## v23
==> flow/design.v <==
`timescale 1ns / 1ps
module uart_rx(
               input               clk          ,		 
               input               rst_n        ,	
               input               din          ,
               output  reg [7:0]    dout         ,		
               output  reg         dout_vld     
               );
parameter    	   BPS	  =	217;	 
reg   [14:0]        cnt0         ;
wire                add_cnt0     ;
wire                end_cnt0     ;
reg   [ 3:0]        cnt1         ;
wire                add_cnt1     ;
wire                end_cnt1     ;
reg                 rx0          ;	
reg                 rx1          ;	
reg                 rx2          ;	
wire                rx_en        ;
reg                 flag_add     ;
always @ (posedge clk or negedge rst_n) begin
	if(!rst_n) begin
		rx0 <= 1'b1;
        rx1 <= 1'b1;
        rx2 <= 1'b1;
	end
	else begin
		rx0 <= din;
        rx1 <= rx0;
        rx2 <= rx1;
	end
end
assign rx_en = rx2 & ~rx1;	
always @(posedge clk or negedge rst_n)begin
    if(!rst_n)begin
        cnt0 <= 0;
    end
    else if(add_cnt0)begin
        if(end_cnt0)
            cnt0 <= 0;
        else
            cnt0 <= cnt0 + 1;
    end
end
assign add_cnt0 = flag_add;
assign end_cnt0 = add_cnt0 && cnt0==BPS-1 ;
always @(posedge clk or negedge rst_n)begin 
    if(!rst_n)begin
        cnt1 <= 0;
    end
    else if(add_cnt1)begin
        if(end_cnt1)
            cnt1 <= 0;
        else
            cnt1 <= cnt1 + 1;
    end
end
assign add_cnt1 = end_cnt0;
assign end_cnt1 = add_cnt1 && cnt1==9-1 ;  
always @ (posedge clk or negedge rst_n)begin
	if(!rst_n) begin
		flag_add <= 1'b0;
	end
	else if(rx_en) begin		
		flag_add <= 1'b1;	
	end
    else if(end_cnt1) begin		
		flag_add <= 1'b0;	
	end
end
always @ (posedge clk or negedge rst_n)begin
	if(!rst_n) begin
		dout <= 8'd0;
	end
	else if(add_cnt0 && cnt0==BPS/2-1 && cnt1!=0) begin		 
	    dout[cnt1-1]<= rx2 ;
	end
end
always @ (posedge clk or negedge rst_n)begin
	if(!rst_n) begin
		dout_vld <= 1'b0;
	end
    else if(end_cnt1) begin		
		dout_vld <= 1'b1;	
	end
	else begin	
        dout_vld <= 1'b0;			
	end
end
endmodule
`timescale 1ns / 1ps
module uart_tx(
                 input             clk    ,			
                 input             rst_n  ,		
                 input [7:0]       din    ,
                 input             din_vld,	  
                 output reg        rdy    ,   
                 output reg        dout   
             );
parameter         BPS    = 217;
reg   [7:0]       tx_data_tmp;	
reg               flag_add   ;
reg   [14:0]      cnt0       ;
wire              add_cnt0   ;
wire              end_cnt0   ;
reg   [ 3:0]      cnt1       ;
wire              add_cnt1   ;
wire              end_cnt1   ;
wire  [ 9:0]      data       ;
always  @(posedge clk or negedge rst_n)begin
    if(rst_n==1'b0)begin
        flag_add <= 0;
    end
    else if(flag_add==0 && din_vld)begin
        flag_add <= 1;
    end
    else if(end_cnt1)begin
        flag_add <= 0;
    end
end
always @(posedge clk or negedge rst_n)begin
    if(!rst_n)begin
        cnt0 <= 0;
    end
    else if(add_cnt0)begin
        if(end_cnt0)
            cnt0 <= 0;
        else
            cnt0 <= cnt0 + 1;
    end
end
assign add_cnt0 = flag_add;
assign end_cnt0 = add_cnt0 && cnt0==BPS-1 ;
always @(posedge clk or negedge rst_n)begin 
    if(!rst_n)begin
        cnt1 <= 0;
    end
    else if(add_cnt1)begin
        if(end_cnt1)
            cnt1 <= 0;
        else
            cnt1 <= cnt1 + 1;
    end
end
assign add_cnt1 = end_cnt0;
assign end_cnt1 = add_cnt1 && cnt1==10-1 ;
always @ (posedge clk or negedge rst_n) begin
	if(!rst_n) begin
		tx_data_tmp <=8'd0;
	end
	else if(flag_add==1'b0 && din_vld) begin	
		tx_data_tmp <= din;	
	end
end
always @ (posedge clk or negedge rst_n) begin
	if(!rst_n) begin
		dout <= 1'b1;
	end
	else if(add_cnt0 && cnt0==1-1)begin
        dout<= data[cnt1];
    end 
end
assign  data = {1'b1,tx_data_tmp,1'b0};  
always  @(*)begin
    if(din_vld || flag_add)
        rdy = 1'b0;
    else
        rdy = 1'b1;
end
endmodule
module  uart_top(
								input  clk,
								input  rst_n,
								input  din,
								input sw8,
								output  reg  [23:0] pic_out,
								output  reg [16:0] addr,
								output  reg wr_ram,
								output  tx,
								output  reg pic_done,    
								output  reg  pic_download,    
								output  reg [7:0] rgb_led
								);
	wire   dout_vld;
	wire  [7:0] dout;
	reg [3:0] code_p;
	reg  [4:0]  cnt;
	reg  [3:0]  state;
	wire  [3:0]  code;
	wire [7:0]  temp;
	reg [23:0] pic_reg;
	parameter  monitor=0;   
	parameter  second=1 ;
	parameter  third=2 ;
	parameter   fouth=3;
	parameter   fiveth=4;
	parameter   sixth=5;
	parameter   send=6;
	parameter   stop=7;
	assign temp=(dout>8'd57)?(dout-8'd87):(dout-8'd48);
	assign code=temp[3:0];
	always  @ (posedge clk or negedge rst_n)
	    begin
			if  (!rst_n)
			   begin
			      state<=monitor;
				  wr_ram<=1;
				  pic_out<=0;
				  addr<=0;
				  pic_done<=0;
				  end
			else
	case (state)
	monitor:	begin
				   if (dout_vld)
						begin
						    wr_ram<=1;	
							pic_reg[23:20]<=code;
							state<=second;
							code_p<=code;
						end
				 else
				          state<=monitor;
					end
	second:	begin
					if (dout_vld)
							begin
								pic_reg[19:16]<=code;
								state<=third;
								rgb_led<={code_p,code};
							end
					else
							state<=second;
					end
		third:		begin
					if (dout_vld)
						begin
							pic_reg[15:12]<=code;
							state<=fouth;
							code_p<=code;
						end
					else
						state<=third;
					end
		fouth:		begin
					if (dout_vld)
						begin
							pic_reg[11:8]<=code;
							state<=fiveth;
							rgb_led<={code_p,code};
						end
					else
						state<=fouth;
					end
		fiveth:		begin
					if (dout_vld)
						begin
							pic_reg[7:4]<=code;
							state<=sixth;
							code_p<=code;
						end
					else
						state<=fiveth;
					end
        sixth:		begin
					if (dout_vld)
						begin
							pic_reg[3:0]<=code;
							state<=send;
							rgb_led<={code_p,code};
						end
					else
						state<=sixth;
					end
		send: 	 begin
						wr_ram<=0;
						pic_out<=pic_reg;
						if (addr<479)
							begin
								addr<=addr+1;								
								pic_done<=0;
								state<=monitor;
							end
			         else if (addr==479)
					        begin								 
							     addr<=0;		
								 pic_done<=1;
								 state<=stop;								
							end	 
						end
		stop:  begin
					if  (sw8==1)
					    state<=monitor;
					else
						begin
						state<=stop;
						end
				  end
		     endcase
		end
		always  @ (posedge  clk or negedge rst_n)
		    begin
				if (!rst_n)
					cnt<=0;
				else if (state==send)
				    cnt<=cnt+1;
			    else 
					cnt<=cnt;
			end
		always  @ (posedge  clk or negedge rst_n)
			begin
				if (!rst_n)
					pic_download<=1;
		   else if (cnt>=15)
					pic_download<=0;
			else
					pic_download<=1;
			end
		uart_rx #(.BPS(16)) uart_rx(
								.clk(clk),
								.rst_n(rst_n),
								.din(din),
								.dout(dout),
								.dout_vld(dout_vld)
								);
	   uart_tx #(.BPS(16)) uart_tx(
                              .clk(clk)    ,			
                              .rst_n(rst_n)  ,		
							  .din_vld(dout_vld)    ,
							  .din(dout),
							  .dout(tx),
							  .rdy()
							); 
		endmodule 
Settings: LEC_CHECK=0, CAP_MARGIN=30, CELL_PAD_IN_SITES_DETAIL_PLACEMENT=0, CELL_PAD_IN_SITES_GLOBAL_PLACEMENT=3, CORE_ASPECT_RATIO=0.9, CORE_MARGIN=6, CORE_UTILIZATION=61, CTS_CLUSTER_DIAMETER=253, CTS_CLUSTER_SIZE=55, GPL_ROUTABILITY_DRIVEN=1, GPL_TIMING_DRIVEN=1, HOLD_SLACK_MARGIN=0.02, MAX_ROUTING_LAYER=met4, MIN_ROUTING_LAYER=met2, PLACE_DENSITY_LB_ADDON=0.07, SETUP_SLACK_MARGIN=-0.3, SLEW_MARGIN=20, TNS_END_PERCENT=25; clock period 3.42 ns.
run.sh (not shown) runs the stock make flow with config.mk's settings and CLKGATE_MAP_FILE=.
v23 terminated abnormally: 3_1_place_gp_skip_io reported FLW-0024.
## Diff of input files: v44 against v23
Settings: CORE_ASPECT_RATIO changed from 0.9 to 0.5; CELL_PAD_IN_SITES_DETAIL_PLACEMENT removed (was 0); MAX_ROUTING_LAYER removed (was met4); CORE_MARGIN changed from 6 to 4; HOLD_SLACK_MARGIN removed (was 0.02); CELL_PAD_IN_SITES_GLOBAL_PLACEMENT removed (was 3); MIN_ROUTING_LAYER removed (was met2); CTS_CLUSTER_DIAMETER changed from 253 to 260; SETUP_SLACK_MARGIN changed from -0.3 to -0.07; TNS_END_PERCENT changed from 25 to 100; CTS_CLUSTER_SIZE changed from 55 to 98.
==> comparison <==
- v44 completed end to end with timing, DRC and antenna clean.
- Share of flip-flops with an asynchronous set or reset after synthesis: v44 vs v23 identical
- Placeable core area across v44 and v23: no real change.
- The higher die extent in y of v44 and v23 is in v23.
- Comparing v23 against v44, there is no change at all in number of flops mapped to enable cells by yosys.
## Diff of input files: v2 against v44
Settings: an added CELL_PAD_IN_SITES_GLOBAL_PLACEMENT of 3; a change of SETUP_SLACK_MARGIN from -0.07 to -0.3; an added CELL_PAD_IN_SITES_DETAIL_PLACEMENT of 0; an added MAX_ROUTING_LAYER of met4; a change of CORE_ASPECT_RATIO from 0.5 to 0.9; an added ABC_AREA of 1; a change of CORE_MARGIN from 4 to 7; a change of CTS_CLUSTER_DIAMETER from 260 to 253; an added HOLD_SLACK_MARGIN of 0.02; a change of CTS_CLUSTER_SIZE from 98 to 55; an added MIN_ROUTING_LAYER of met2.
Results
Seen in the log of v2: FLW-0024 during 3_1_place_gp_skip_io, after which the run never completed.
Comparing v44 and v2, the higher parity-gate share of the synthesized area counting xor and xnor cells is on v44.
In the tables for v44 and v2, synthesized net count reads lower with v44.
On fraction of the yosys area taken by sequential cells, the lower figure sits with v2, not v44.
Relative to v44, synthesized cell count has increased by about 40% in v2.
Per the comparison of v2 with v44, placeable core region moved up; chip height moved up.
## Diff of input files: v28 against v2
Settings: swapping 61 for 70 in CORE_UTILIZATION; clearing MIN_ROUTING_LAYER, which used to be met2; swapping 7 for 2 in CORE_MARGIN; clearing TNS_END_PERCENT, which used to be 100; clearing CTS_CLUSTER_SIZE, which used to be 55; clearing CELL_PAD_IN_SITES_GLOBAL_PLACEMENT, which used to be 3; clearing PLACE_DENSITY_LB_ADDON, which used to be 0.07; clearing ABC_AREA, which used to be 1; swapping 253 for 228 in CTS_CLUSTER_DIAMETER; clearing SETUP_SLACK_MARGIN, which used to be -0.3; clearing CORE_ASPECT_RATIO, which used to be 0.9; clearing HOLD_SLACK_MARGIN, which used to be 0.02; clearing CELL_PAD_IN_SITES_DETAIL_PLACEMENT, which used to be 0; clearing MAX_ROUTING_LAYER, which used to be met4; swapping 3.42 for 3.25 in the clock period (ns, I/O delays scaled along).
### Flow results
v28 ran in full, but the layout does not pass; the checks complain about setup timing. Cell row count for v28: about 2.8% down relative to v2. Re placeable core region: v28 and v2 aren't equal, and the higher value belongs to v2. v2 → v28: synthesized net count -about 30%, area after synthesis has decreased, share of synthesized area occupied by flip-flops and latches shows an increase of 3.1 points, die size moved down, area fraction in mux cells rose 8.4 points.
#### Input delta (v24 over v28)
Settings: removing GPL_TIMING_DRIVEN (formerly 1); changing CORE_UTILIZATION from 70 to 40; removing GPL_ROUTABILITY_DRIVEN (formerly 1); removing CTS_CLUSTER_DIAMETER (formerly 228); changing CAP_MARGIN from 30 to 20; changing the clock period (ns, I/O delays scaled along) from 3.25 to 10.0.
## What came out
Comparing met1 global-route usage for v28 and v24, the bigger number came from v28.
v24: final area is 3.3% lower than what v28 reported.
| number of buffers and inverters on the critical path | v24 vs v28 | 2 lower |
Comparing v28 and v24, the lower clock latency at the later pin of the worst-skew pair is on v24.
The flow did not stop early for v24: all stages ran, and the layout cleared the timing, DRC and antenna checks.
v24 does better than v28 on worst setup slack.
